--- design.v ---
`timescale 1ns/1ps
module ALU(ALUControl, a, b, zero, less_greater, w);
    parameter N = 16;
    input [2:0] ALUControl;
    input signed [N-1:0] a, b;
    output zero, less_greater;
    output reg signed [N-1:0] w;
    always @(a or b or ALUControl) begin
        case (ALUControl)
            3'b000   :  w = a + b;
            3'b001   :  w = a - b;
            3'b010   :  w = a & b;
            3'b011    :  w = a | b;
            3'b101   :  w = $signed(a) < $signed(b) ? 16'd1 : 16'd0;
            3'b100   :  w = a ^ b;
            default:  w = {N{1'bx}};
        endcase
    end
    assign zero = (~|w);
    assign less_greater = |w;
endmodule
`timescale 1ns/1ps
module ALU_Controller(func3, Branch_funct, ALUOp, ALUControl);
    input [2:0] func3;
    input [1:0] Branch_funct;
    input [1:0] ALUOp;  
    output reg [2:0] ALUControl;
    always @(ALUOp or func3 or Branch_funct)begin
        case (ALUOp)
            2'b00   : ALUControl <= 3'b000;
            2'b01   : ALUControl <= 
                        (Branch_funct == 2'b00) ? 3'b001:
                        (Branch_funct == 2'b01) ? 3'b001:
                        (Branch_funct == 2'b10) ? 3'b101: 3'bxxx;
            2'b10   : ALUControl <= 
                        (func3 == 3'b000) ? 3'b000:
                        (func3 == 3'b001)  ? 3'b001:
                        (func3 == 3'b111) ? 3'b010:
                        (func3 == 3'b110) ? 3'b011:
                        (func3 == 3'b010) ? 3'b101 : 3'bxxx;
            2'b11   : ALUControl <= 3'b000;
            default: ALUControl <= 3'b000;
        endcase
    end
endmodule
module BranchController(Branch_funct, branch, less_greater, zero, w);
    input branch, zero, less_greater;
    input [1:0] Branch_funct;
    output reg w;
    always @(Branch_funct, zero, less_greater, branch) begin
        case (Branch_funct)
            2'b00   : w <= branch && zero;
            2'b01   : w <= branch && ~zero;
            2'b10   : w <= branch && less_greater;
            default: w <= 1'b0;
        endcase
    end
endmodule
`timescale 1ns/1ps
module CRegister(in, en, rst, clk, out);
    parameter N = 16;
    input [N-1:0] in;
    input en, clk, rst;
    output reg [N-1:0] out;
    always @(posedge clk or posedge rst) begin
        if (rst)
            out <= {N{1'b0}};
        else if (en)
            out <= in;
    end
endmodule
`timescale 1ns/1ps
module ImmExtension(immSrc, data, w);
    input [2:0] immSrc;
    input [12:0] data;
    parameter [2:0] L_T = 3'b000, S_T = 3'b001,
                    B_T = 3'b010, J_T = 3'b011,
                    I_T = 3'b100;
    output reg [15:0] w;
    always @(immSrc, data) begin
        case (immSrc)
            L_T   : w <= {{9{data[12]}},data[12], data[8:6] , data[2:0]};
            S_T   : w <= {{19{data[12]}},data[12], data[5:0]};
            J_T   : w <= {{3{data[12]}},data[12], data[11:0]};
            B_T   : w <= {{11{data[12]}}, data[12], data[9], data[2:0]};
            I_T   : w <= {{9{data[12]}},data[12], data[8:6], data[2:0]};
            default: w <= 16'dx;
        endcase
    end
endmodule
`timescale 1ns/1ps
module Mux2to1(slc, a, b, w);
    parameter N = 16;
    input slc;
    input [N-1:0] a, b;
    output [N-1:0] w;
    assign w = ~slc ? a : b;
endmodule
`timescale 1ns/1ps
module Mux4to1(slc, a, b, c, d, w);
    parameter N = 16;
    input [1:0] slc;
    input [N-1:0] a, b, c, d;
    output reg [N-1:0] w;
    always @(a or b or c or d or slc) begin
        case (slc)
            2'b00  : w <= a;
            2'b01  : w <= b;
            2'b10  : w <= c;
            2'b11  : w <= d;
            default: w <= {N{1'bx}};
        endcase
    end
endmodule
`timescale 1ns/1ps
module RegisterFile(clk, regWrite,
                    readRegister1, readRegister2,
                    writeRegister, writeData,
                    readData1, readData2);
    parameter WordLen = 16;
    parameter WordCount = 16;
    input regWrite, clk;
    input [2:0] readRegister1, readRegister2, writeRegister;
    input [WordLen-1:0] writeData;
    output [WordLen-1:0] readData1, readData2;
    reg [WordLen-1:0] registerFile [0:(WordCount /2)-1];
    always @(posedge clk) begin
        if (regWrite)
            registerFile[writeRegister] <= writeData;
    end
    assign readData1 = registerFile[readRegister1];
    assign readData2 = registerFile[readRegister2];
endmodule
`timescale 1ns/1ps
module MainController(clk, rst, op,
                      PCUpdate, adrSrc, memWrite, branch,
                      IRWrite, resultSrc, ALUOp, 
                      ALUSrcA, ALUSrcB, immSrc, regWrite, jump);
    input [2:0] op;
    input clk, rst;
    output reg [1:0]  resultSrc, ALUSrcA, ALUSrcB, ALUOp;
    output reg [2:0] immSrc;
    output reg adrSrc, regWrite, memWrite, PCUpdate, branch, IRWrite, jump;
    parameter [2:0] R_T = 3'b000, L_T = 3'b001,
                    S_T = 3'b010, B_T = 3'b011,
                    J_T = 3'b100, I_T = 3'b101;
    reg [11:0] pstate;
    reg [11:0] nstate;
    always @(*) begin
        case (pstate)
            12'b000000000001   : nstate = 12'b000000000010;
            12'b000000000010  : nstate =  (op == L_T)    ? 12'b000000000100     :
                                 (op == R_T)    ? 12'b000000010000     :
                                 (op == B_T)    ? 12'b000001000000     :                                   
                                 (op == J_T)    ? 12'b000000001000     :
                                 (op == S_T)    ? 12'b000010000000     : 
                                 (op == I_T)    ? 12'b100000000001     :12'b000000000001;   
            12'b100000000001 : nstate = 12'b000000100000;
            12'b000000000100 : nstate = 12'b001000000001;
            12'b000000010000 : nstate = 12'b000000100000;
            12'b000000100000: nstate = 12'b000000000001;
            12'b000001000000 : nstate = 12'b000000000001;
            12'b000000001000 : nstate = 12'b000000000001;
            12'b000010000000 : nstate = 12'b000100000000;
            12'b000100000000: nstate = 12'b000000000001;
            12'b001000000001: nstate = 12'b010000000001;
            12'b010000000001 : nstate = 12'b000000000001;
            default: nstate = 12'b000000000001;
        endcase
    end
    always @(pstate) begin
        {resultSrc, memWrite, ALUOp, ALUSrcA, ALUSrcB, immSrc, 
                regWrite, PCUpdate, branch, IRWrite, jump, adrSrc} = 18'b0;
        case (pstate)
            12'b000000000001 : begin
                IRWrite   = 1'b1;
                adrSrc    = 1'b0;
                ALUSrcA   = 2'b00;
                ALUSrcB   = 2'b10;
                ALUOp     = 2'b00;
                resultSrc = 2'b10;
                PCUpdate  = 1'b1;
            end
            12'b000000000010: begin
                ALUSrcA   = 2'b01;
                ALUSrcB   = 2'b01;
                ALUOp     = 2'b00;
                immSrc    = 3'b010;
            end
            12'b100000000001: begin 
                ALUSrcA   = 2'b10;
                ALUSrcB   = 2'b01;
                immSrc    = 3'b100;
                ALUOp     = 2'b11;
            end
            12'b000000000100: begin 
                ALUSrcA   = 2'b10;
                ALUSrcB   = 2'b01;
                immSrc    = 3'b000;
                ALUOp     = 2'b11;
            end
            12'b001000000001: begin
                resultSrc = 2'b00;
                adrSrc    = 1'b1;
            end
            12'b010000000001: begin
                resultSrc = 2'b01;
                regWrite  = 1'b1;
            end
            12'b000000010000: begin
                ALUSrcA   = 2'b10;
                ALUSrcB   = 2'b00;
                ALUOp     = 2'b10;
            end
            12'b000001000000: begin
                ALUSrcA   = 2'b10;
                ALUSrcB   = 2'b00;
                ALUOp     = 2'b01;
                resultSrc = 2'b00;
                branch    = 1'b1;
            end
            12'b000000001000: begin
                ALUSrcA   = 2'b01;
                ALUSrcB   = 2'b01;
                ALUOp     = 2'b00;
                resultSrc = 2'b10;
                immSrc    = 3'b011;
                jump      = 1'b1;
            end
            12'b000010000000: begin
                ALUSrcA   = 2'b10;
                ALUSrcB   = 2'b01;
                ALUOp     = 2'b00;
                immSrc    = 3'b001;
            end
            12'b000100000000: begin
                resultSrc = 2'b00;
                adrSrc    = 1'b1;
                memWrite  = 1'b1;
            end
            12'b000000100000: begin
                resultSrc = 2'b00;
                regWrite  = 1'b1;
            end
        endcase
    end
    always @(posedge clk or posedge rst) begin
        if (rst)
            pstate <= 12'b000000000001;
        else
            pstate <= nstate;
    end
endmodule
`timescale 1ns/1ps
module RISC_V_Controller(clk, rst, op, func3, Branch_funct, zero,less_greater,
                    PCWrite, adrSrc, memWrite,
                    IRWrite, resultSrc, ALUControl,
                    ALUSrcA, ALUSrcB, immSrc, regWrite);
    input [2:0] op;
    input [2:0] func3;
    input [1:0] Branch_funct;
    input clk, rst, zero, less_greater;
    output PCWrite, adrSrc, memWrite, IRWrite, regWrite;
    output [1:0] resultSrc, ALUSrcA, ALUSrcB;
    output [2:0] ALUControl;
    output [2:0] immSrc;
    wire PCUpdate, branch, Branch_out, jump;
    wire[1:0] ALUOp;
    MainController mainController(
        .clk(clk), .rst(rst), .op(op),
        .PCUpdate(PCUpdate),
        .adrSrc(adrSrc), .memWrite(memWrite),
        .branch(branch), .resultSrc(resultSrc),
        .ALUSrcA(ALUSrcA), .ALUSrcB(ALUSrcB),
        .immSrc(immSrc), .regWrite(regWrite),
        .IRWrite(IRWrite), .ALUOp(ALUOp), .jump(jump)
    );
    ALU_Controller ALUController(
        .func3(func3),  .ALUOp(ALUOp), .ALUControl(ALUControl), .Branch_funct(Branch_funct)
    );    
    BranchController Branch_Control(
                                    .Branch_funct(Branch_funct), .branch(branch), .less_greater(less_greater), .zero(zero), .w(Branch_out)
                                    );
    assign PCWrite = (PCUpdate | Branch_out | jump); 
endmodule
`timescale 1ns/1ps
module RISC_V_Datapath(clk, rst, PCWrite, adrSrc, memWrite,
                    IRWrite, resultSrc, ALUControl,
                    ALUSrcA, ALUSrcB, immSrc, regWrite,
                    op, func3, Branch_funct, zero, less_greater, funct7,
                    mem_addr, mem_wdata, mem_we, mem_rdata);
    input clk, rst, PCWrite, adrSrc, memWrite, IRWrite, regWrite;
    input [1:0] resultSrc, ALUSrcA, ALUSrcB;
    input [2:0] ALUControl;
    input [2:0] immSrc;
    input  [15:0] mem_rdata;
    output [15:0] mem_addr, mem_wdata;
    output        mem_we;
    output [2:0] op;
    output [2:0] func3;
    output [1:0] Branch_funct;
    output  zero, less_greater, funct7;
    wire [15:0] Adr, PC, ReadData, OldPC;
    wire [15:0] ImmExt, instr, Data;
    wire [15:0] RD1, RD2, A, B, SrcA, SrcB;
    wire [15:0] ALUResult, ALUOut, Result;
    CRegister  PCR  (.in(Result),    .en(PCWrite), .rst(rst), .clk(clk), .out(PC));
    CRegister OldPCR(.in(PC),        .en(IRWrite), .rst(rst), .clk(clk), .out(OldPC));
    CRegister  IR   (.in(ReadData),  .en(IRWrite), .rst(rst), .clk(clk), .out(instr));
    CRegister MDR   (.in(ReadData),  .en(1'b1),    .rst(rst), .clk(clk), .out(Data));
    CRegister AR    (.in(RD1),       .en(1'b1),    .rst(rst), .clk(clk), .out(A));
    CRegister BR    (.in(RD2),       .en(1'b1),    .rst(rst), .clk(clk), .out(B));
    CRegister ALUR  (.in(ALUResult), .en(1'b1),    .rst(rst), .clk(clk), .out(ALUOut));
    Mux2to1 AdrMux(.slc(adrSrc),    .a(PC),     .b(Result), .w(Adr));
    Mux4to1 AMux     (.slc(ALUSrcA),   .a(PC),     .b(OldPC),  .c(A),         .d(16'd0),  .w(SrcA));
    Mux4to1 BMux     (.slc(ALUSrcB),   .a(B),      .b(ImmExt), .c(16'd2),     .d(16'd0),  .w(SrcB));
    Mux4to1 ResultMux(.slc(resultSrc), .a(ALUOut), .b(Data),   .c(ALUResult), .d(ImmExt), .w(Result));
    ImmExtension Extend(
        .immSrc(immSrc), .data({instr[15], instr[11:0]}), .w(ImmExt)
    );
    ALU ALU_Instance(
        .ALUControl(ALUControl), .a(SrcA), .b(SrcB), 
        .zero(zero), .less_greater(less_greater), .w(ALUResult)
    );
    assign mem_addr  = Adr;
    assign mem_wdata = B;
    assign mem_we    = memWrite;
    assign ReadData  = mem_rdata;
    RegisterFile RF(
        .clk(clk), 
        .regWrite(regWrite),
        .writeData(Result), 
        .readData1(RD1), .readData2(RD2),
        .readRegister1(instr[5:3]), 
        .readRegister2(instr[8:6]),
        .writeRegister(instr[11:9])
    );
    assign funct7 = instr[15]; 
    assign op = instr[14:12];
    assign func3 = instr[2:0];
    assign Branch_funct = instr[11:10];
endmodule
`timescale 1ns/1ps
module RISC_V(clk, rst, mem_addr, mem_wdata, mem_we, mem_rdata);
    input clk, rst;
    input  [15:0] mem_rdata;  
    output [15:0] mem_addr;   
    output [15:0] mem_wdata;  
    output        mem_we;     
    wire [2:0] func3, ALUControl;
    wire[2:0] immSrc;
    wire zero, less_greater, PCSrc, memWrite, 
         regWrite, ALUSrc, PCWrite, adrSrc, IRWrite, funct7;
    wire [1:0] resultSrc, ALUSrcA, ALUSrcB, Branch_funct;
    wire [2:0] op; 
    RISC_V_Controller CU(
        .clk(clk), .rst(rst), .op(op), 
        .func3(func3), .immSrc(immSrc), .zero(zero), 
        .less_greater(less_greater), .PCWrite(PCWrite),
        .adrSrc(adrSrc), .memWrite(memWrite), 
        .IRWrite(IRWrite), .resultSrc(resultSrc), 
        .ALUControl(ALUControl), .ALUSrcA(ALUSrcA),
        .ALUSrcB(ALUSrcB), .regWrite(regWrite),
        .Branch_funct(Branch_funct)
    );
    RISC_V_Datapath DP(
        .clk(clk), .rst(rst), .less_greater(less_greater),
        .PCWrite(PCWrite), .adrSrc(adrSrc),
        .memWrite(memWrite), .IRWrite(IRWrite), 
        .resultSrc(resultSrc), .immSrc(immSrc), 
        .ALUControl(ALUControl), .op(op),
        .ALUSrcA(ALUSrcA), .func3(func3),
        .ALUSrcB(ALUSrcB), .zero(zero),
        .regWrite(regWrite), .Branch_funct(Branch_funct), .funct7(funct7),
        .mem_addr(mem_addr), .mem_wdata(mem_wdata), .mem_we(mem_we), .mem_rdata(mem_rdata)
    );
endmodule
--- run.sh ---
#!/bin/bash
# the make line also repeats each setting of config.mk as NAME=value (left out here)
make -C /OpenROAD-flow-scripts/flow DESIGN_CONFIG=/design/flow/config.mk WORK_HOME=/design/flow/orfs CLKGATE_MAP_FILE= finish
--- config.mk ---
export PLATFORM = sky130hd
export DESIGN_NAME = RISC_V
export DESIGN_NICKNAME = RISC_V
export VERILOG_FILES = /design/flow/design.v
export SDC_FILE = /design/flow/constraint.sdc
export NUM_CORES = 4
export LEC_CHECK = 0
export ABC_AREA = 1
export CAP_MARGIN = 35
export CELL_PAD_IN_SITES_DETAIL_PLACEMENT = 1
export CORE_MARGIN = 4
export CORE_UTILIZATION = 44
export CTS_CLUSTER_DIAMETER = 393
export CTS_CLUSTER_SIZE = 19
export GPL_ROUTABILITY_DRIVEN = 0
export GPL_TIMING_DRIVEN = 1
export HOLD_SLACK_MARGIN = 0.3
export MAX_ROUTING_LAYER = met4
export MIN_ROUTING_LAYER = met1
export PLACE_DENSITY_LB_ADDON = 0.18
export SLEW_MARGIN = 0
export TNS_END_PERCENT = 55
--- constraint.sdc ---
create_clock -name core_clock -period 9.51 [get_ports {clk}]
set_input_delay 1.9020 -clock core_clock [delete_from_list [all_inputs] [get_ports {clk}]]
set_output_delay 1.9020 -clock core_clock [all_outputs]
set_load 0.01 [all_outputs]
==> results of run 1 <==
cell type report:
| class | instances | area [sq um] |
|---|---|---|
| fill | 3857 | 16100 |
| inverter | 225 | 847 |
| clock buffer | 28 | 467 |
| clock inverter | 1 | 16.3 |
| tap | 402 | 503 |
| timing repair buffer | 80 | 723 |
| sequential | 252 | 6950 |
| multi-input combinational | 1201 | 6020 |
through the flow:
stage	utilization, %	instance area, sq um	cells
2_1_floorplan	-	14200	1759
4_1_cts	49.1	15500	2189
3_5_place_dp	47.5	15000	2160
5_1_grt	49.1	15500	2189
6_report	49.1	15500	2189
3_3_place_gp	47.5	15000	2158
per-layer routing:
| layer | track usage (%) | routed length [microns] | vias to the layer above |
|---|---|---|---|
| met2 | 46.2 | 23500 | 481 |
| li1 | - | - | 5808 |
| met4 | 14.4 | 2930 | 0 |
| met3 | 2.63 | 2710 | 159 |
| met5 | - | 0 | - |
| met1 | 35.6 | 20300 | 6316 |
==> metrics.txt, run 1 <==
# HELP chip_impl_metric Metrics from one implementation run
# TYPE chip_impl_metric gauge
chip_impl_info{name="run_status",value="complete, no violations"} 1
chip_impl_metric{name="share_of_power_burned_in_the_clock_network",unit="%"} 38.1
chip_impl_info{name="hp-class",value="reg2reg"} 1
chip_impl_metric{name="antenna_found_initial",unit=""} 0
chip_impl_metric{name="cts.repair_timing.setup_buffer_count",unit=""} 0
chip_impl_metric{name="timing_hold_violations_final",unit=""} 0
chip_impl_metric{name="track_usage",unit="%"} 28.4
chip_impl_metric{name="design.die.area",unit="sq um"} 35100
chip_impl_metric{name="pwr-share-seq",unit="%"} 60.8
chip_impl_metric{name="ys_cells",unit=""} 1759
chip_impl_metric{name="first_global_vias",unit=""} 13300
chip_impl_metric{name="finalCriticalPeriod",unit="ns"} 8.18
chip_impl_metric{name="critical_path.n_buffers_inverters",unit=""} 9
chip_impl_metric{name="place_worst_setup_slack",unit="ns"} 1.96
chip_impl_metric{name="hold_buffers",unit=""} 0
chip_impl_info{name="setup.worst_path.class",value="reg2out"} 1
chip_impl_metric{name="vdd_ir_drop_max",unit="uV"} 145
chip_impl_info{name="startpoint_type_of_the_worst_setup_path",value="flop"} 1
chip_impl_metric{name="cts_buffers",unit=""} 17
chip_impl_info{name="min_delay_worst_endpoint",value="CU.mainController.pstate[10]"} 1
chip_impl_info{name="yosys_most_used_dff",value="sky130_fd_sc_hd__edfxtp_1"} 1
chip_impl_metric{name="power_density",unit="nW/um^2"} 121
chip_impl_metric{name="firstDrtPassIters",unit=""} 5
chip_impl_metric{name="drc",unit=""} 0
chip_impl_info{name="setup_crit_end",value="mem_addr[0]"} 1
chip_impl_metric{name="floorplan.die.height",unit="microns"} 187
chip_impl_info{name="yosys-dominant-comb-family",value="simple AND/OR/NAND/NOR gates"} 1
chip_impl_metric{name="max_cap_viol_count",unit=""} 0
chip_impl_metric{name="enable_flop_cells",unit=""} 128
chip_impl_metric{name="layout_area_overhead",unit="%"} 9.67
chip_impl_metric{name="worstRegToRegCells",unit=""} 29
chip_impl_metric{name="chipWidth",unit="microns"} 187
chip_impl_metric{name="diodes",unit=""} 0
chip_impl_metric{name="ys_sh_xor",unit="%"} 0.495
chip_impl_metric{name="slew_headroom",unit="%"} 38.3
chip_impl_metric{name="wirelength",unit="mm"} 49.4
chip_impl_metric{name="clkSlewWorstSetupHoldPaths",unit="ns"} 0.08
chip_impl_metric{name="power_clock",unit="mW"} 0.716
chip_impl_metric{name="routed_wire_length_per_instance",unit="microns"} 22.6
chip_impl_metric{name="ys_sh_simple",unit="%"} 22.3
chip_impl_metric{name="async_reset_ff_share",unit="%"} 49.2
chip_impl_metric{name="fin_worst_hold_slack",unit="ns"} 0.386
chip_impl_metric{name="h-tree-depth",unit=""} 1
chip_impl_metric{name="totalNegativeSetupSlack",unit="ns"} 0
chip_impl_metric{name="muxShareOfSynthArea",unit="%"} 0
chip_impl_info{name="critical-path-top-cell-by-count",value="sky130_fd_sc_hd__inv_1"} 1
chip_impl_metric{name="vias",unit=""} 12800
chip_impl_metric{name="timing.final.setup_violations",unit=""} 0
chip_impl_metric{name="vias_per_cell",unit=""} 5.83
chip_impl_metric{name="grt_overflow",unit=""} 0
chip_impl_metric{name="finalClockPeriodUsage",unit="%"} 86.1
chip_impl_info{name="worst_r2r_endpoint",value="DP.PCR.out[10]"} 1
chip_impl_metric{name="place.port_buffers",unit=""} 50
chip_impl_metric{name="total_number_of_warnings_across_the_stage_logs",unit=""} 62
chip_impl_metric{name="floorplan.initialDensity",unit="%"} 44.7
chip_impl_metric{name="yosys.stat.chipArea",unit="sq um"} 14200
chip_impl_metric{name="worstMarginPinSlew",unit="ns"} 0.925
chip_impl_metric{name="post_synth_inst_count",unit=""} 1759
chip_impl_metric{name="combinationalPowerShare",unit="%"} 1.1
chip_impl_metric{name="hold_depth",unit=""} 0
chip_impl_metric{name="max_freq",unit="MHz"} 122
chip_impl_metric{name="clock_path_buffers",unit=""} 3
chip_impl_metric{name="synthesis_warning_total",unit=""} 8
chip_impl_metric{name="ys_ff",unit=""} 252
chip_impl_info{name="reg2reg_from",value="CU.mainController.pstate[6]"} 1
chip_impl_metric{name="comb-power",unit="mW"} 0.0199
chip_impl_metric{name="cp_max_fo",unit=""} 12
chip_impl_metric{name="finalNetCount",unit=""} 1851
chip_impl_metric{name="maxSlewViolCount",unit=""} 0
chip_impl_metric{name="post_synth_ao_oa_area_fraction",unit="%"} 14.6
chip_impl_metric{name="grt_start_max_net_pins",unit=""} 83
chip_impl_metric{name="final_antenna_net_count",unit=""} 0
chip_impl_info{name="hold_path.startpoint",value="CU.mainController.pstate[11]"} 1
chip_impl_metric{name="crit_path_setup_slack_layout",unit="ns"} 1.33
chip_impl_metric{name="synth.cell_area",unit="sq um"} 14200
chip_impl_metric{name="clock_sink_count",unit=""} 252
chip_impl_metric{name="syn_area_cell",unit="sq um"} 8.05
chip_impl_metric{name="total_leakage_power",unit="nW"} 6.83
chip_impl_metric{name="first_iter_violations",unit=""} 810
chip_impl_info{name="clock-root-buffer",value="sky130_fd_sc_hd__clkbuf_16"} 1
chip_impl_metric{name="p_sw",unit="mW"} 0.388
chip_impl_metric{name="core-area",unit="sq um"} 31600
chip_impl_info{name="rsz0062_at_grt",value="no"} 1
chip_impl_info{name="top_area_cell",value="sky130_fd_sc_hd__edfxtp_1"} 1
chip_impl_info{name="worst_path_max_delay_cell",value="sky130_fd_sc_hd__o21ai_0"} 1
chip_impl_metric{name="critPathMaxStageDelay",unit="ns"} 0.66
chip_impl_metric{name="ios",unit=""} 51
chip_impl_metric{name="clock.latency.late_pin",unit="ns"} 0.50
chip_impl_info{name="post-synth-top-count-cell",value="sky130_fd_sc_hd__nand2_1"} 1
chip_impl_metric{name="power",unit="mW"} 1.88
chip_impl_info{name="setup.worst_path.end_class",value="primary output"} 1
chip_impl_metric{name="synth.distinct_cells",unit=""} 42
chip_impl_info{name="top_power_group",value="registers"} 1
chip_impl_metric{name="synth_adder_area_share",unit="%"} 5.06
chip_impl_metric{name="yosysSeqAreaShare",unit="%"} 49.1
chip_impl_metric{name="timing.clock.skew",unit="ns"} 0.0236
chip_impl_metric{name="dpl.hpwl",unit="mm"} 35.0
chip_impl_metric{name="worstPathArrival",unit="ns"} 6.28
chip_impl_metric{name="seq_power",unit="mW"} 1.14
chip_impl_metric{name="grt_pass1_wl",unit="mm"} 76.5
chip_impl_metric{name="fraction_of_power_spent_switching_nets",unit="%"} 20.7
chip_impl_info{name="synth.area.top_cells",value="sky130_fd_sc_hd__edfxtp_1 (27%), sky130_fd_sc_hd__dfrtp_1 (22%), sky130_fd_sc_hd__nand2_1 (13%)"} 1
chip_impl_info{name="cts_tree",value="done"} 1
chip_impl_metric{name="intPower",unit="mW"} 1.49
chip_impl_metric{name="number_of_stages_on_the_worst_setup_path",unit=""} 25
chip_impl_metric{name="timing.reg2reg.setup_slack",unit="ns"} 3.78
chip_impl_info{name="timing.critical_path.from",value="CU.mainController.pstate[6]"} 1
chip_impl_metric{name="resize_count_post_cts",unit=""} 0
chip_impl_metric{name="row_count",unit=""} 65
chip_impl_info{name="crit_family",value="simple AND/OR/NAND/NOR gates"} 1
chip_impl_metric{name="synth_top_area_share",unit="%"} 27.2
chip_impl_metric{name="floorplan.nets",unit=""} 1833
chip_impl_metric{name="worstPathRequired",unit="ns"} 7.61
chip_impl_info{name="post_synth_most_frequent_cells",value="sky130_fd_sc_hd__nand2_1 (493), sky130_fd_sc_hd__inv_1 (216), sky130_fd_sc_hd__o21ai_0 (186)"} 1
==> run 2: changes to the inputs <==
Settings changed: ABC_AREA 1 to default, CAP_MARGIN 35 to 20, CELL_PAD_IN_SITES_GLOBAL_PLACEMENT from default to 3, CORE_UTILIZATION 44 to 25, CTS_CLUSTER_DIAMETER 393 to default, CTS_CLUSTER_SIZE 19 to default, GPL_ROUTABILITY_DRIVEN 0 to default, GPL_TIMING_DRIVEN 1 to 0, HOLD_SLACK_MARGIN 0.3 to default, MAX_ROUTING_LAYER met4 to default, MIN_ROUTING_LAYER met1 to met2, PLACE_DENSITY_LB_ADDON 0.18 to default, SLEW_MARGIN 0 to 20, TNS_END_PERCENT 55 to default.
Clock period 9.51 ns to 12.4 ns, I/O delays scaled along.
==> run 2 against run 1 <==
Still clean on timing, DRC and antenna. Via count down 0.98%. Clock-buffer cell count up 7. Critical path depth down 5. Synthesized area down 1.8%. Non-clock buffer count up 35. Cell area up 5.5%. Sequential share of layout area down 2.4 points. Critical path type unchanged. Highest routed layer is now met5.
==> metrics.txt, run 2 <==
# HELP chip_impl_metric Metrics from one implementation run
# TYPE chip_impl_metric gauge
chip_impl_metric{name="synth.distinct_cells",unit=""} 89
chip_impl_metric{name="number_of_stages_on_the_worst_setup_path",unit=""} 20
chip_impl_metric{name="h-tree-depth",unit=""} 1
chip_impl_metric{name="routed_wire_length_per_instance",unit="microns"} 26.5
chip_impl_metric{name="worstMarginPinSlew",unit="ns"} 1.08
chip_impl_info{name="setup_crit_end",value="mem_addr[11]"} 1
chip_impl_metric{name="clkSlewWorstSetupHoldPaths",unit="ns"} 0.06
chip_impl_metric{name="grt_pass1_wl",unit="mm"} 72.7
chip_impl_metric{name="synth_top_area_share",unit="%"} 27.7
chip_impl_metric{name="critical_path.n_buffers_inverters",unit=""} 6
chip_impl_metric{name="clock_path_buffers",unit=""} 3
chip_impl_metric{name="hold_depth",unit=""} 0
chip_impl_metric{name="first_global_vias",unit=""} 15200
chip_impl_info{name="hold_path.startpoint",value="CU.mainController.pstate[11]"} 1
chip_impl_metric{name="wirelength",unit="mm"} 50.3
chip_impl_info{name="critical-path-top-cell-by-count",value="sky130_fd_sc_hd__clkbuf_1"} 1
chip_impl_metric{name="yosysSeqAreaShare",unit="%"} 50.0
chip_impl_metric{name="chipWidth",unit="microns"} 244
chip_impl_metric{name="worstPathArrival",unit="ns"} 7.72
chip_impl_metric{name="resize_count_post_cts",unit=""} 0
chip_impl_metric{name="logic_area",unit="sq um"} 6410
chip_impl_info{name="post-synth-top-count-cell",value="sky130_fd_sc_hd__edfxtp_1"} 1
chip_impl_metric{name="floorplan.die.height",unit="microns"} 244
chip_impl_metric{name="fraction_of_power_spent_switching_nets",unit="%"} 20.0
chip_impl_metric{name="max_freq",unit="MHz"} 98.0
chip_impl_info{name="reg2reg_from",value="CU.mainController.pstate[9]"} 1
chip_impl_metric{name="worstPathRequired",unit="ns"} 9.92
chip_impl_info{name="clock-root-buffer",value="sky130_fd_sc_hd__clkbuf_16"} 1
chip_impl_metric{name="syn_area_cell",unit="sq um"} 13.2
chip_impl_metric{name="synthesis_warning_total",unit=""} 8
chip_impl_metric{name="timing_hold_violations_final",unit=""} 0
chip_impl_info{name="rsz0062_at_grt",value="no"} 1
chip_impl_info{name="critical_path.cell_chain",value="nor3_1 -> inv_1 -> or3_1 -> clkbuf_1 -> nor2_1 -> clkbuf_1 -> nand2_1 -> o21ai_0 -> ha_1 -> buf_2 -> clkinv_1 -> a21oi_1 -> a311oi_2 -> o21bai_1 -> a211oi_1 -> a221o_1 -> a22oi_1 -> mux4_2 -> mux2_2 -> clkdlybuf4s50_1"} 1
chip_impl_metric{name="total_leakage_power",unit="nW"} 5.46
chip_impl_info{name="timing.critical_path.from",value="CU.mainController.pstate[9]"} 1
chip_impl_metric{name="post_synth_inst_count",unit=""} 1050
chip_impl_metric{name="firstDrtPassIters",unit=""} 5
chip_impl_info{name="yosys-dominant-comb-family",value="multiplexers"} 1
chip_impl_metric{name="dpl.hpwl",unit="mm"} 36.0
chip_impl_metric{name="design.die.area",unit="sq um"} 59400
chip_impl_metric{name="drc",unit=""} 0
chip_impl_metric{name="grt_overflow",unit=""} 0
chip_impl_metric{name="cts_buffers",unit=""} 26
chip_impl_metric{name="fin_worst_hold_slack",unit="ns"} 0.377
chip_impl_metric{name="hold_buffers",unit=""} 0
chip_impl_info{name="min_delay_worst_endpoint",value="CU.mainController.pstate[10]"} 1
chip_impl_info{name="hp-class",value="reg2reg"} 1
chip_impl_metric{name="vias",unit=""} 12600
chip_impl_info{name="setup.worst_path.class",value="reg2out"} 1
chip_impl_metric{name="cp_max_fo",unit=""} 10
chip_impl_metric{name="intPower",unit="mW"} 1.45
chip_impl_metric{name="yosys.stat.chipArea",unit="sq um"} 13900
chip_impl_metric{name="core-area",unit="sq um"} 55100
chip_impl_metric{name="layout_area_overhead",unit="%"} 17.9
chip_impl_info{name="crit_family",value="AND-OR/OR-AND gates"} 1
chip_impl_info{name="worst_r2r_endpoint",value="DP.PCR.out[15]"} 1
chip_impl_metric{name="post_synth_ao_oa_area_fraction",unit="%"} 10.5
chip_impl_info{name="top_area_cell",value="sky130_fd_sc_hd__edfxtp_1"} 1
chip_impl_metric{name="power_clock",unit="mW"} 0.915
chip_impl_info{name="yosys_most_used_dff",value="sky130_fd_sc_hd__edfxtp_1"} 1
chip_impl_metric{name="final_antenna_net_count",unit=""} 0
chip_impl_metric{name="filler_cell_count",unit=""} 6032
chip_impl_metric{name="total_number_of_warnings_across_the_stage_logs",unit=""} 62
chip_impl_metric{name="critPathMaxStageDelay",unit="ns"} 0.64
chip_impl_metric{name="clock.latency.late_pin",unit="ns"} 0.56
chip_impl_metric{name="combinationalPowerShare",unit="%"} 1.0
chip_impl_metric{name="worstRegToRegCells",unit=""} 22
chip_impl_metric{name="maxSlewViolCount",unit=""} 0
chip_impl_metric{name="place.port_buffers",unit=""} 50
chip_impl_info{name="top_power_group",value="the clock network"} 1
chip_impl_metric{name="timing.reg2reg.setup_slack",unit="ns"} 5.18
chip_impl_info{name="post_synth_most_frequent_cells",value="sky130_fd_sc_hd__edfxtp_1 (128), sky130_fd_sc_hd__dfrtp_1 (123), sky130_fd_sc_hd__mux2_2 (83)"} 1
chip_impl_metric{name="enable_flop_cells",unit=""} 128
chip_impl_metric{name="seqCellArea",unit="sq um"} 6950
chip_impl_metric{name="ys_sh_simple",unit="%"} 8.12
chip_impl_info{name="synth.area.top_cells",value="sky130_fd_sc_hd__edfxtp_1 (28%), sky130_fd_sc_hd__dfrtp_1 (22%), sky130_fd_sc_hd__mux4_2 (13%)"} 1
chip_impl_metric{name="ios",unit=""} 51
chip_impl_metric{name="floorplan.nets",unit=""} 1124
chip_impl_metric{name="p_sw",unit="mW"} 0.362
chip_impl_metric{name="cts.repair_timing.setup_buffer_count",unit=""} 0
chip_impl_metric{name="gp_congestion",unit=""} 0.816
chip_impl_metric{name="ys_ff",unit=""} 252
chip_impl_metric{name="power_density",unit="nW/um^2"} 111
chip_impl_info{name="run_status",value="complete, no violations"} 1
chip_impl_info{name="cts_tree",value="done"} 1
chip_impl_info{name="worst_path_max_delay_cell",value="sky130_fd_sc_hd__nor2_1"} 1
chip_impl_metric{name="finalClockPeriodUsage",unit="%"} 82.3
chip_impl_metric{name="first_iter_violations",unit=""} 1529
chip_impl_metric{name="clock_sink_count",unit=""} 252
chip_impl_metric{name="synth_adder_area_share",unit="%"} 5.15
chip_impl_metric{name="muxShareOfSynthArea",unit="%"} 22.0
chip_impl_metric{name="timing.clock.skew",unit="ns"} 0.0199
chip_impl_metric{name="floorplan.initialDensity",unit="%"} 25.2
chip_impl_metric{name="ys_cells",unit=""} 1050
chip_impl_metric{name="track_usage",unit="%"} 24.8
chip_impl_metric{name="share_of_power_burned_in_the_clock_network",unit="%"} 50.6
chip_impl_metric{name="comb-power",unit="mW"} 0.0182
chip_impl_metric{name="finalCriticalPeriod",unit="ns"} 10.20
chip_impl_metric{name="pwr-share-seq",unit="%"} 48.4
chip_impl_info{name="setup.worst_path.end_class",value="primary output"} 1
chip_impl_metric{name="seq_power",unit="mW"} 0.877
chip_impl_metric{name="vias_per_cell",unit=""} 6.66
chip_impl_metric{name="vdd_ir_drop_max",unit="uV"} 118
chip_impl_metric{name="power",unit="mW"} 1.81
chip_impl_metric{name="ys_sh_xor",unit="%"} 0.324
chip_impl_metric{name="grt_start_max_net_pins",unit=""} 85
chip_impl_metric{name="slew_headroom",unit="%"} 28.2
chip_impl_metric{name="row_count",unit=""} 86
chip_impl_metric{name="timing.final.setup_violations",unit=""} 0
chip_impl_metric{name="finalNetCount",unit=""} 1203
chip_impl_info{name="startpoint_type_of_the_worst_setup_path",value="flop"} 1
chip_impl_metric{name="totalNegativeSetupSlack",unit="ns"} 0
chip_impl_metric{name="synth.cell_area",unit="sq um"} 13900
chip_impl_metric{name="max_cap_viol_count",unit=""} 0
chip_impl_metric{name="async_reset_ff_share",unit="%"} 49.2
chip_impl_metric{name="antenna_found_initial",unit=""} 0
-- run 2: area by class of cell --
| type | instances | share of cell area [%] |
|---|---|---|
| flip-flops and latches | 252 | 42.4 |
| multi-input cells | 669 | 39.2 |
| well taps | 748 | 5.71 |
| clock buffers | 35 | 4.80 |
| repair buffers | 51 | 3.22 |
| plain buffers | 64 | 1.86 |
| inverters | 65 | 1.54 |
| clock inverters | 13 | 1.28 |
| diodes | 1 | 0.0153 |
-- run 2: layer usage --
layer	up-vias	share of wire [%]	global-route usage, %
li1	4142	-	-
met2	3853	54	31.1
met5	-	0.62	4.82
met4	9	3.7	2.28
met1	4409	0	-
met3	226	42	33.8
-- run 2: stage by stage --
stage / cells / area [sq um] / utilization, % / worst slack, ns
floorplan: 1050 / 13900 / - / 5.27
global placement: 1848 / 15300 / 27.8 / 2.95
detailed placement: 1849 / 15400 / 27.9 / 2.92
CTS: 1897 / 16400 / 29.7 / 2.30
global route: 1897 / 16400 / 29.7 / 1.63
finish: 1898 / 16400 / 29.7 / 2.20
==> run 3: changes to the inputs <==
Settings changed: ABC_AREA from default to 1, CAP_MARGIN 20 to 10, CELL_PAD_IN_SITES_GLOBAL_PLACEMENT 3 to default, CORE_ASPECT_RATIO from default to 1.06, CORE_UTILIZATION 25 to 72, CTS_CLUSTER_DIAMETER from default to 393, CTS_CLUSTER_SIZE from default to 19, GPL_ROUTABILITY_DRIVEN from default to 0, GPL_TIMING_DRIVEN 0 to 1, HOLD_SLACK_MARGIN from default to 0.3, MAX_ROUTING_LAYER from default to met5, MIN_ROUTING_LAYER met2 to met1, PLACE_DENSITY_LB_ADDON from default to 0.3, SETUP_SLACK_MARGIN from default to 0.13, SLEW_MARGIN 20 to 0, TNS_END_PERCENT from default to 55.
Clock period 12.4 ns to 9.51 ns, I/O delays scaled along.
==> run 3 against run 2 <==
The run now fails in detailed placement. Synthesized area is 1.9% higher. Synthesized cell count is 68% higher. Die size is 63% lower.
==> metrics.txt, run 3 <==
# HELP chip_impl_metric Yosys and OpenROAD flow results
# TYPE chip_impl_metric gauge
chip_impl_metric{name="synth.distinct_cells",unit=""} 42
chip_impl_metric{name="ys_cells",unit=""} 1759
chip_impl_metric{name="muxShareOfSynthArea",unit="%"} 0
chip_impl_metric{name="async_reset_ff_share",unit="%"} 49.2
chip_impl_metric{name="synth_adder_area_share",unit="%"} 5.06
chip_impl_metric{name="place.port_buffers",unit=""} 50
chip_impl_metric{name="floorplan.initialDensity",unit="%"} 73.7
chip_impl_metric{name="post_synth_ao_oa_area_fraction",unit="%"} 14.6
chip_impl_metric{name="synth.cell_area",unit="sq um"} 14200
chip_impl_metric{name="synthesis_warning_total",unit=""} 8
chip_impl_metric{name="ys_sh_xor",unit="%"} 0.495
chip_impl_info{name="post-synth-top-count-cell",value="sky130_fd_sc_hd__nand2_1"} 1
chip_impl_metric{name="ys_ff",unit=""} 252
chip_impl_metric{name="design.die.area",unit="sq um"} 22000
chip_impl_info{name="synth.area.top_cells",value="sky130_fd_sc_hd__edfxtp_1 (27%), sky130_fd_sc_hd__dfrtp_1 (22%), sky130_fd_sc_hd__nand2_1 (13%)"} 1
chip_impl_metric{name="post_synth_inst_count",unit=""} 1759
chip_impl_metric{name="floorplan.die.height",unit="microns"} 152
chip_impl_info{name="post_synth_most_frequent_cells",value="sky130_fd_sc_hd__nand2_1 (493), sky130_fd_sc_hd__inv_1 (216), sky130_fd_sc_hd__o21ai_0 (186)"} 1
chip_impl_metric{name="syn_area_cell",unit="sq um"} 8.05
chip_impl_metric{name="core-area",unit="sq um"} 19200
chip_impl_metric{name="yosysSeqAreaShare",unit="%"} 49.1
chip_impl_metric{name="floorplan.nets",unit=""} 1833
chip_impl_metric{name="row_count",unit=""} 52
chip_impl_info{name="top_area_cell",value="sky130_fd_sc_hd__edfxtp_1"} 1
chip_impl_metric{name="ios",unit=""} 51
chip_impl_info{name="error_line",value="[ERROR DPL-0033] detailed placement checks failed during check placement."} 1
chip_impl_info{name="yosys_most_used_dff",value="sky130_fd_sc_hd__edfxtp_1"} 1
chip_impl_metric{name="enable_flop_cells",unit=""} 128
chip_impl_metric{name="yosys.stat.chipArea",unit="sq um"} 14200
chip_impl_info{name="yosys-dominant-comb-family",value="simple AND/OR/NAND/NOR gates"} 1
chip_impl_metric{name="chipWidth",unit="microns"} 144
chip_impl_info{name="run_status",value="did not finish"} 1
chip_impl_metric{name="ys_sh_simple",unit="%"} 22.3
chip_impl_metric{name="synth_top_area_share",unit="%"} 27.2
chip_impl_info{name="failed_stage",value="detailed placement"} 1
[run 3: metrics by stage]
| stage | instances | setup WS, ns | hold slack (ns) | power (mW) | cell area, sq um |
|---|---|---|---|---|---|
| global placement | 1991 | 2.56 | 0.359 | 1.18 | 14800 |
| floorplan | 1759 | 4.15 | 0.354 | 1.17 | 14200 |
==> run 4: changes to the inputs <==
Settings changed: CAP_MARGIN 10 to 35, CELL_PAD_IN_SITES_DETAIL_PLACEMENT 1 to default, CORE_ASPECT_RATIO 1.06 to default, CORE_MARGIN 4 to 2, CTS_CLUSTER_DIAMETER 393 to 98, CTS_CLUSTER_SIZE 19 to 40, GPL_ROUTABILITY_DRIVEN 0 to default, HOLD_SLACK_MARGIN 0.3 to default, MIN_ROUTING_LAYER met1 to default, PLACE_DENSITY from default to 0.6, PLACE_DENSITY_LB_ADDON 0.3 to default, SETUP_SLACK_MARGIN 0.13 to 1.25, SLEW_MARGIN 0 to 20, TNS_END_PERCENT 55 to 100.
Clock period 9.51 ns to 4.69 ns, I/O delays scaled along.
==> run 4 against run 3 <==
Synthesized cell count is the same. Die size decreased by 5.3%. Synthesized area is the same. The flow stops in global routing.
==> metrics.txt, run 4 <==
# HELP chip_impl_metric Yosys and OpenROAD flow results
# TYPE chip_impl_metric gauge
chip_impl_info{name="run_status",value="did not finish"} 1
chip_impl_info{name="failed_stage",value="global routing"} 1
chip_impl_info{name="error_line",value="[ERROR GRT-0116] Global routing finished with congestion. Check the congestion regions in the DRC Viewer."} 1
chip_impl_metric{name="track_usage",unit="%"} 79.4
chip_impl_metric{name="ios",unit=""} 51
chip_impl_metric{name="dpl.hpwl",unit="mm"} 32.7
chip_impl_metric{name="yosysSeqAreaShare",unit="%"} 49.1
chip_impl_metric{name="clock_path_buffers",unit=""} 3
chip_impl_info{name="yosys-dominant-comb-family",value="simple AND/OR/NAND/NOR gates"} 1
chip_impl_metric{name="muxShareOfSynthArea",unit="%"} 0
chip_impl_metric{name="synth.cell_area",unit="sq um"} 14200
chip_impl_metric{name="async_reset_ff_share",unit="%"} 49.2
chip_impl_metric{name="enable_flop_cells",unit=""} 128
chip_impl_metric{name="gp_congestion",unit=""} 1.04
chip_impl_metric{name="h-tree-depth",unit=""} 1
chip_impl_metric{name="syn_area_cell",unit="sq um"} 8.05
chip_impl_metric{name="place.port_buffers",unit=""} 50
chip_impl_info{name="post-synth-top-count-cell",value="sky130_fd_sc_hd__nand2_1"} 1
chip_impl_metric{name="synth_top_area_share",unit="%"} 27.2
chip_impl_metric{name="clock_sink_count",unit=""} 252
chip_impl_metric{name="floorplan.initialDensity",unit="%"} 73.0
chip_impl_metric{name="ys_ff",unit=""} 252
chip_impl_metric{name="synth.distinct_cells",unit=""} 42
chip_impl_metric{name="ys_sh_xor",unit="%"} 0.495
chip_impl_metric{name="synth_adder_area_share",unit="%"} 5.06
chip_impl_metric{name="floorplan.die.height",unit="microns"} 144
chip_impl_info{name="top_area_cell",value="sky130_fd_sc_hd__edfxtp_1"} 1
chip_impl_metric{name="design.die.area",unit="sq um"} 20800
chip_impl_metric{name="floorplan.nets",unit=""} 1833
chip_impl_info{name="clock-root-buffer",value="sky130_fd_sc_hd__clkbuf_16"} 1
chip_impl_metric{name="post_synth_ao_oa_area_fraction",unit="%"} 14.6
chip_impl_metric{name="row_count",unit=""} 51
chip_impl_metric{name="ys_sh_simple",unit="%"} 22.3
chip_impl_metric{name="grt_overflow",unit=""} 91
chip_impl_metric{name="place_worst_setup_slack",unit="ns"} -0.292
chip_impl_metric{name="cts_buffers",unit=""} 10
chip_impl_metric{name="chipWidth",unit="microns"} 144
chip_impl_metric{name="yosys.stat.chipArea",unit="sq um"} 14200
chip_impl_metric{name="ys_cells",unit=""} 1759
chip_impl_metric{name="dp_cells",unit=""} 2175
chip_impl_info{name="synth.area.top_cells",value="sky130_fd_sc_hd__edfxtp_1 (27%), sky130_fd_sc_hd__dfrtp_1 (22%), sky130_fd_sc_hd__nand2_1 (13%)"} 1
chip_impl_info{name="post_synth_most_frequent_cells",value="sky130_fd_sc_hd__nand2_1 (493), sky130_fd_sc_hd__inv_1 (216), sky130_fd_sc_hd__o21ai_0 (186)"} 1
chip_impl_metric{name="synthesis_warning_total",unit=""} 8
chip_impl_metric{name="core-area",unit="sq um"} 19400
chip_impl_info{name="yosys_most_used_dff",value="sky130_fd_sc_hd__edfxtp_1"} 1
chip_impl_metric{name="post_synth_inst_count",unit=""} 1759
## run 4: per-layer routing
| layer | GRT overflow | GRT usage [%] |
|---|---|---|
| met1 | 3 | 78.6 |
| met2 | 38 | 94.4 |
| met3 | 3 | 66.9 |
| met4 | 47 | 79.4 |
| met5 | 0 | 33.8 |
## run 4: what timing repair did
| action | 4_1_cts |
|---|---|
| gates resized | 340 |
| cloned | 3 |
| pin swaps | 125 |
| buffers inserted | 81 |
| endpoints found under the setup margin | 164 |
| hold buffers | 0 |
## run 4: metrics by stage
| step | instance area, sq um | utilization (%) |
|---|---|---|
| CTS | 18400 | 94.8 |
| detailed placement | 16400 | 84.6 |
| global placement | 16400 | 84.5 |
| floorplan | 14500 | - |
==> run 5: changes to the inputs <==
Settings changed: ABC_AREA 1 to default, CAP_MARGIN 35 to 20, CELL_PAD_IN_SITES_DETAIL_PLACEMENT from default to 1, CORE_ASPECT_RATIO from default to 0.59, CORE_UTILIZATION 72 to 40, CTS_CLUSTER_DIAMETER 98 to 61, CTS_CLUSTER_SIZE 40 to default, GPL_TIMING_DRIVEN 1 to 0, HOLD_SLACK_MARGIN from default to 0.27, MAX_ROUTING_LAYER met5 to met4, MIN_ROUTING_LAYER from default to met2, PLACE_DENSITY 0.6 to default, SETUP_SLACK_MARGIN 1.25 to 1.0, SLEW_MARGIN 20 to 0, TNS_END_PERCENT 100 to 25.
Clock period 4.69 ns to 8.0 ns, I/O delays scaled along.
==> run 5 against run 4 <==
The run now finishes clean. Synthesized area is 1.8% lower. Die size up 75%. Synthesized cell count down 40%.
==> metrics.txt, run 5 <==
# HELP chip_impl_metric Metrics from one implementation run
# TYPE chip_impl_metric gauge
chip_impl_metric{name="seqCellArea",unit="sq um"} 6950
chip_impl_metric{name="max_cap_viol_count",unit=""} 0
chip_impl_metric{name="enable_flop_cells",unit=""} 128
chip_impl_info{name="setup_crit_end",value="mem_addr[8]"} 1
chip_impl_metric{name="total_leakage_power",unit="nW"} 6.02
chip_impl_metric{name="filler_cell_count",unit=""} 3454
chip_impl_info{name="setup.worst_path.end_class",value="primary output"} 1
chip_impl_info{name="yosys_most_used_dff",value="sky130_fd_sc_hd__edfxtp_1"} 1
chip_impl_metric{name="number_of_stages_on_the_worst_setup_path",unit=""} 22
chip_impl_metric{name="worstMarginPinSlew",unit="ns"} 1.13
chip_impl_info{name="cts_tree",value="done"} 1
chip_impl_metric{name="synthesis_warning_total",unit=""} 8
chip_impl_metric{name="finalNetCount",unit=""} 1286
chip_impl_metric{name="core-area",unit="sq um"} 34200
chip_impl_metric{name="finalCriticalPeriod",unit="ns"} 7.45
chip_impl_metric{name="synth_top_area_share",unit="%"} 27.7
chip_impl_metric{name="hold_depth",unit=""} 0
chip_impl_info{name="rsz0062_at_grt",value="yes"} 1
chip_impl_metric{name="ys_ff",unit=""} 252
chip_impl_metric{name="post_synth_inst_count",unit=""} 1050
chip_impl_metric{name="clock_path_buffers",unit=""} 3
chip_impl_metric{name="timing_hold_violations_final",unit=""} 0
chip_impl_info{name="post-synth-top-count-cell",value="sky130_fd_sc_hd__edfxtp_1"} 1
chip_impl_metric{name="wirelength",unit="mm"} 54.8
chip_impl_metric{name="synth.cell_area",unit="sq um"} 13900
chip_impl_metric{name="slew_headroom",unit="%"} 24.7
chip_impl_info{name="top_area_cell",value="sky130_fd_sc_hd__edfxtp_1"} 1
chip_impl_metric{name="clock_sink_count",unit=""} 252
chip_impl_info{name="critical_path.cell_chain",value="nor3_4 -> inv_2 -> or3_4 -> buf_8 -> buf_12 -> mux2i_1 -> o21ai_2 -> ha_2 -> inv_2 -> fa_2 -> nand2b_4 -> a2111o_2 -> buf_6 -> a21oi_2 -> o221ai_1 -> a21o_2 -> nor2_1 -> nor3_1 -> a21oi_2 -> inv_2 -> mux2_2 -> dlygate4sd2_1"} 1
chip_impl_metric{name="timing.final.setup_violations",unit=""} 0
chip_impl_metric{name="share_of_power_burned_in_the_clock_network",unit="%"} 45.9
chip_impl_metric{name="ios",unit=""} 51
chip_impl_metric{name="yosys.stat.chipArea",unit="sq um"} 13900
chip_impl_metric{name="async_reset_ff_share",unit="%"} 49.2
chip_impl_metric{name="critical_path.n_buffers_inverters",unit=""} 7
chip_impl_metric{name="crit_path_setup_slack_layout",unit="ns"} 0.550
chip_impl_metric{name="vias_per_cell",unit=""} 8.22
chip_impl_metric{name="worstPathArrival",unit="ns"} 5.85
chip_impl_metric{name="global_route.usage.met2",unit="%"} 48.3
chip_impl_metric{name="ys_cells",unit=""} 1050
chip_impl_metric{name="met1_usage",unit="%"} 0
chip_impl_metric{name="first_global_vias",unit=""} 16300
chip_impl_info{name="top_power_group",value="registers"} 1
chip_impl_metric{name="maxSlewViolCount",unit=""} 0
chip_impl_metric{name="met3_usage",unit="%"} 67.5
chip_impl_metric{name="vias",unit=""} 13900
chip_impl_info{name="hold_path.startpoint",value="CU.mainController.pstate[11]"} 1
chip_impl_metric{name="max_freq",unit="MHz"} 134
chip_impl_info{name="grt.busiest_layer",value="met3"} 1
chip_impl_metric{name="floorplan.die.height",unit="microns"} 147
chip_impl_metric{name="ys_sh_simple",unit="%"} 8.12
chip_impl_metric{name="power_clock",unit="mW"} 1.18
chip_impl_info{name="worst_path_max_delay_cell",value="sky130_fd_sc_hd__a2111o_2"} 1
chip_impl_metric{name="cp_max_fo",unit=""} 4
chip_impl_metric{name="drc",unit=""} 0
chip_impl_metric{name="p_sw",unit="mW"} 0.565
chip_impl_metric{name="grt_start_max_net_pins",unit=""} 70
chip_impl_metric{name="finish.cell_count_without_fillers",unit=""} 1693
chip_impl_metric{name="row_count",unit=""} 52
chip_impl_metric{name="fraction_of_power_spent_switching_nets",unit="%"} 22.0
chip_impl_info{name="reg2reg_from",value="CU.mainController.pstate[3]"} 1
chip_impl_info{name="setup.worst_path.class",value="reg2out"} 1
chip_impl_metric{name="h-tree-depth",unit=""} 1
chip_impl_metric{name="vdd_ir_drop_max",unit="uV"} 171
chip_impl_metric{name="cts_buffers",unit=""} 24
chip_impl_metric{name="final_antenna_net_count",unit=""} 0
chip_impl_metric{name="layout_area_overhead",unit="%"} 24.3
chip_impl_info{name="clock-root-buffer",value="sky130_fd_sc_hd__clkbuf_16"} 1
chip_impl_metric{name="seq_power",unit="mW"} 1.36
chip_impl_info{name="yosys-dominant-comb-family",value="multiplexers"} 1
chip_impl_metric{name="first_iter_violations",unit=""} 2844
chip_impl_metric{name="floorplan.nets",unit=""} 1124
chip_impl_metric{name="yosysSeqAreaShare",unit="%"} 50.0
chip_impl_metric{name="routed_wire_length_per_instance",unit="microns"} 32.4
chip_impl_metric{name="finalClockPeriodUsage",unit="%"} 93.1
chip_impl_info{name="startpoint_type_of_the_worst_setup_path",value="flop"} 1
chip_impl_metric{name="post_synth_ao_oa_area_fraction",unit="%"} 10.5
chip_impl_info{name="synth.area.top_cells",value="sky130_fd_sc_hd__edfxtp_1 (28%), sky130_fd_sc_hd__dfrtp_1 (22%), sky130_fd_sc_hd__mux4_2 (13%)"} 1
chip_impl_metric{name="muxShareOfSynthArea",unit="%"} 22.0
chip_impl_metric{name="synth_adder_area_share",unit="%"} 5.15
chip_impl_metric{name="track_usage",unit="%"} 47.5
chip_impl_metric{name="ys_sh_xor",unit="%"} 0.324
chip_impl_metric{name="power_density",unit="nW/um^2"} 149
chip_impl_metric{name="synth.distinct_cells",unit=""} 89
chip_impl_metric{name="intPower",unit="mW"} 2.00
chip_impl_metric{name="comb-power",unit="mW"} 0.0292
chip_impl_info{name="post_synth_most_frequent_cells",value="sky130_fd_sc_hd__edfxtp_1 (128), sky130_fd_sc_hd__dfrtp_1 (123), sky130_fd_sc_hd__mux2_2 (83)"} 1
chip_impl_metric{name="worstPathRequired",unit="ns"} 6.40
chip_impl_metric{name="antenna_found_initial",unit=""} 0
chip_impl_metric{name="logic_area",unit="sq um"} 7000
chip_impl_metric{name="firstDrtPassIters",unit=""} 19
chip_impl_metric{name="worstRegToRegCells",unit=""} 24
chip_impl_metric{name="critPathMaxStageDelay",unit="ns"} 0.55
chip_impl_info{name="timing.critical_path.from",value="CU.mainController.pstate[3]"} 1
chip_impl_metric{name="timing.reg2reg.setup_slack",unit="ns"} 1.94
chip_impl_metric{name="dpl.hpwl",unit="mm"} 35.2
chip_impl_metric{name="chipWidth",unit="microns"} 247
chip_impl_metric{name="grt_overflow",unit=""} 0
chip_impl_metric{name="clkSlewWorstSetupHoldPaths",unit="ns"} 0.06
chip_impl_info{name="run_status",value="complete, no violations"} 1
chip_impl_metric{name="place_worst_setup_slack",unit="ns"} -0.561
chip_impl_info{name="min_delay_worst_endpoint",value="CU.mainController.pstate[10]"} 1
chip_impl_metric{name="pwr-share-seq",unit="%"} 53.0
chip_impl_metric{name="total_number_of_warnings_across_the_stage_logs",unit=""} 64
chip_impl_info{name="worst_r2r_endpoint",value="DP.PCR.out[7]"} 1
chip_impl_metric{name="syn_area_cell",unit="sq um"} 13.2
chip_impl_metric{name="place.port_buffers",unit=""} 50
chip_impl_info{name="critical-path-top-cell-by-count",value="sky130_fd_sc_hd__inv_2"} 1
chip_impl_metric{name="combinationalPowerShare",unit="%"} 1.1
chip_impl_info{name="hp-class",value="reg2reg"} 1
chip_impl_info{name="crit_family",value="AND-OR/OR-AND gates"} 1
chip_impl_metric{name="clock.latency.late_pin",unit="ns"} 0.57
chip_impl_metric{name="timing.clock.skew",unit="ns"} 0.0398
chip_impl_metric{name="floorplan.initialDensity",unit="%"} 40.6
chip_impl_metric{name="design.die.area",unit="sq um"} 36300
chip_impl_metric{name="dp_cells",unit=""} 1560
chip_impl_metric{name="gp_congestion",unit=""} 1.02
chip_impl_metric{name="grt_pass1_wl",unit="mm"} 79.2
[run 5: routing by layer]
metal,share of wire (%),wire length [microns]
met2,44,23900
met5,0,0
met1,0,0
met4,10,5680
met3,46,25300
[run 5: cell type report]
class                           count  share of cell area, %
Clock inverter                      8                  0.464
Timing Repair Buffer              136                   7.71
Inverter                           65                   1.45
Multi-Input combinational cell    669                   40.5
Tap cell                          459                   3.33
Buffer                             64                   2.17
Sequential cell                   252                   40.3
Antenna cell                        4                 0.0580
Clock buffer                       36                   4.03
[run 5: stage by stage]
stage	util, %	total power [mW]	area [sq um]	setup TNS, ns	hold WS [ns]
after CTS	48.3	2.54	16500	0	0.384
after floorplan	-	1.39	13900	0	0.354
after global placement	43.7	1.41	15000	-1.40	0.357
final	50.5	2.57	17300	0	0.386
after detailed placement	43.8	1.41	15000	-1.70	0.370
after global routing	50.4	2.62	17300	0	0.403
[run 5: what timing repair did]
item	in CTS	in global routing
cloned	1	0
setup buffers	42	28
endpoints found under the setup margin	26	14
pin swaps	31	32
hold buffers	0	0
gates resized	123	86
==> run 6: changes to the inputs <==
Settings changed: ABC_AREA from default to 0, CELL_PAD_IN_SITES_DETAIL_PLACEMENT 1 to 2, CORE_ASPECT_RATIO 0.59 to 1.42, CORE_UTILIZATION 40 to 15, CTS_CLUSTER_DIAMETER 61 to default, GPL_ROUTABILITY_DRIVEN from default to 0, GPL_TIMING_DRIVEN 0 to default, HOLD_SLACK_MARGIN 0.27 to default, MAX_ROUTING_LAYER met4 to default, MIN_ROUTING_LAYER met2 to default, PLACE_DENSITY_LB_ADDON from default to 0.11, SETUP_SLACK_MARGIN 1.0 to default, SLEW_MARGIN 0 to 20, TNS_END_PERCENT 25 to 55.
Clock period 8.0 ns to 8.03 ns, I/O delays scaled along.
==> run 6 against run 5 <==
Cell area fell by 2.2%. Synthesized cell count stayed put. Synthesized area stayed put. Global-route usage decreased by 36 points. Sequential share of layout area increased by 0.91 points. Cell count increased by 38%. Hold slack improved by 0.016 ns. Largest cell class is now registers. Sequential power about the same. Clock-buffer cell count grew 3. Critical endpoint is now mem_addr[12]. Highest routed layer is now met5.
==> metrics.txt, run 6 <==
# HELP chip_impl_metric Metrics from one implementation run
# TYPE chip_impl_metric gauge
chip_impl_metric{name="share_of_power_burned_in_the_clock_network",unit="%"} 48.6
chip_impl_metric{name="ys_cells",unit=""} 1050
chip_impl_metric{name="finalCriticalPeriod",unit="ns"} 7.72
chip_impl_metric{name="slew_headroom",unit="%"} 37.7
chip_impl_metric{name="grt_start_max_net_pins",unit=""} 65
chip_impl_metric{name="finalNetCount",unit=""} 1178
chip_impl_info{name="grt.busiest_layer",value="met2"} 1
chip_impl_info{name="synth.area.top_cells",value="sky130_fd_sc_hd__edfxtp_1 (28%), sky130_fd_sc_hd__dfrtp_1 (22%), sky130_fd_sc_hd__mux4_2 (13%)"} 1
chip_impl_metric{name="antenna_found_initial",unit=""} 2
chip_impl_metric{name="enable_flop_cells",unit=""} 128
chip_impl_info{name="top_power_group",value="registers"} 1
chip_impl_info{name="run_status",value="complete, no violations"} 1
chip_impl_metric{name="worstRegToRegCells",unit=""} 20
chip_impl_metric{name="syn_area_cell",unit="sq um"} 13.2
chip_impl_metric{name="chipWidth",unit="microns"} 259
chip_impl_metric{name="yosysSeqAreaShare",unit="%"} 50.0
chip_impl_metric{name="power_clock",unit="mW"} 1.31
chip_impl_metric{name="grt_pass1_wl",unit="mm"} 81.8
chip_impl_metric{name="timing.final.setup_violations",unit=""} 0
chip_impl_metric{name="ys_ff",unit=""} 252
chip_impl_metric{name="yosys.stat.chipArea",unit="sq um"} 13900
chip_impl_metric{name="hold_depth",unit=""} 0
chip_impl_info{name="setup.worst_path.class",value="reg2out"} 1
chip_impl_info{name="hold_path.startpoint",value="CU.mainController.pstate[11]"} 1
chip_impl_metric{name="firstDrtPassIters",unit=""} 4
chip_impl_info{name="yosys-dominant-comb-family",value="multiplexers"} 1
chip_impl_metric{name="synth.distinct_cells",unit=""} 89
chip_impl_metric{name="floorplan.die.height",unit="microns"} 367
chip_impl_metric{name="core-area",unit="sq um"} 92200
chip_impl_metric{name="routed_wire_length_per_instance",unit="microns"} 24.4
chip_impl_metric{name="power_density",unit="nW/um^2"} 159
chip_impl_metric{name="maxSlewViolCount",unit=""} 0
chip_impl_metric{name="first_global_vias",unit=""} 10700
chip_impl_metric{name="vias",unit=""} 9360
chip_impl_metric{name="first_iter_violations",unit=""} 341
chip_impl_metric{name="timing.reg2reg.setup_slack",unit="ns"} 2.01
chip_impl_metric{name="finalInstanceArea",unit="sq um"} 16900
chip_impl_info{name="top_area_cell",value="sky130_fd_sc_hd__edfxtp_1"} 1
chip_impl_info{name="reg2reg_from",value="CU.mainController.pstate[9]"} 1
chip_impl_metric{name="cp_max_fo",unit=""} 7
chip_impl_metric{name="met1_usage",unit="%"} 13.5
chip_impl_metric{name="seq_power",unit="mW"} 1.36
chip_impl_metric{name="timing.clock.skew",unit="ns"} 0.0142
chip_impl_metric{name="comb-power",unit="mW"} 0.0263
chip_impl_info{name="post-synth-top-count-cell",value="sky130_fd_sc_hd__edfxtp_1"} 1
chip_impl_metric{name="post_synth_inst_count",unit=""} 1050
chip_impl_info{name="rsz0062_at_grt",value="no"} 1
chip_impl_metric{name="total_number_of_warnings_across_the_stage_logs",unit=""} 62
chip_impl_metric{name="ios",unit=""} 51
chip_impl_metric{name="max_cap_viol_count",unit=""} 0
chip_impl_metric{name="place_area",unit="sq um"} 15900
chip_impl_metric{name="number_of_stages_on_the_worst_setup_path",unit=""} 18
chip_impl_metric{name="place.port_buffers",unit=""} 50
chip_impl_info{name="timing.critical_path.from",value="CU.mainController.pstate[9]"} 1
chip_impl_info{name="hp-class",value="reg2reg"} 1
chip_impl_metric{name="global_route.usage.met2",unit="%"} 23.6
chip_impl_metric{name="finish.cell_count_without_fillers",unit=""} 2341
chip_impl_metric{name="clock_path_buffers",unit=""} 3
chip_impl_metric{name="grt_overflow",unit=""} 0
chip_impl_metric{name="design.die.area",unit="sq um"} 95100
chip_impl_metric{name="drc",unit=""} 0
chip_impl_metric{name="fin_worst_hold_slack",unit="ns"} 0.402
chip_impl_metric{name="vdd_ir_drop_max",unit="uV"} 134
chip_impl_metric{name="totalNegativeSetupSlack",unit="ns"} 0
chip_impl_metric{name="muxShareOfSynthArea",unit="%"} 22.0
chip_impl_metric{name="clock_sink_count",unit=""} 252
chip_impl_metric{name="final_antenna_net_count",unit=""} 0
chip_impl_metric{name="track_usage",unit="%"} 12.0
chip_impl_metric{name="worstPathArrival",unit="ns"} 6.12
chip_impl_info{name="setup.worst_path.end_class",value="primary output"} 1
chip_impl_info{name="startpoint_type_of_the_worst_setup_path",value="flop"} 1
## run 6: final cells by class
class / instances / area, sq um
antenna: 2 / 5.00
clock buffer: 39 / 771
clock inverter: 10 / 128
fill: 10300 / 75300
inverter: 65 / 249
multi-input combinational: 669 / 6440
sequential: 252 / 6950
tap: 1215 / 1520
timing repair buffer: 89 / 818
## run 6: through the flow
step,setup WS [ns],util [%]
final,0.308,18.3
after global routing,0.0174,18.3
after CTS,0.0468,18.3
after detailed placement,0.472,17.2
after global placement,0.500,17.2
after floorplan,1.78,-
## run 6: layer usage
metal	routed length [microns]	up-vias
met2	32300	129
met5	13	-
met1	22300	5055
met3	1030	62
met4	1400	2
li1	-	4112
## run 6: repair_timing
item | 4_1_cts | 5_1_grt
endpoints found under the setup margin | 4 | 8
hold endpoints to repair | 0 | 0
setup buffers | 4 | 1
pin swaps | 1 | 0
hold buffers | 0 | 0
gates resized | 4 | 11
Power is estimated from default activity; no workload was simulated.
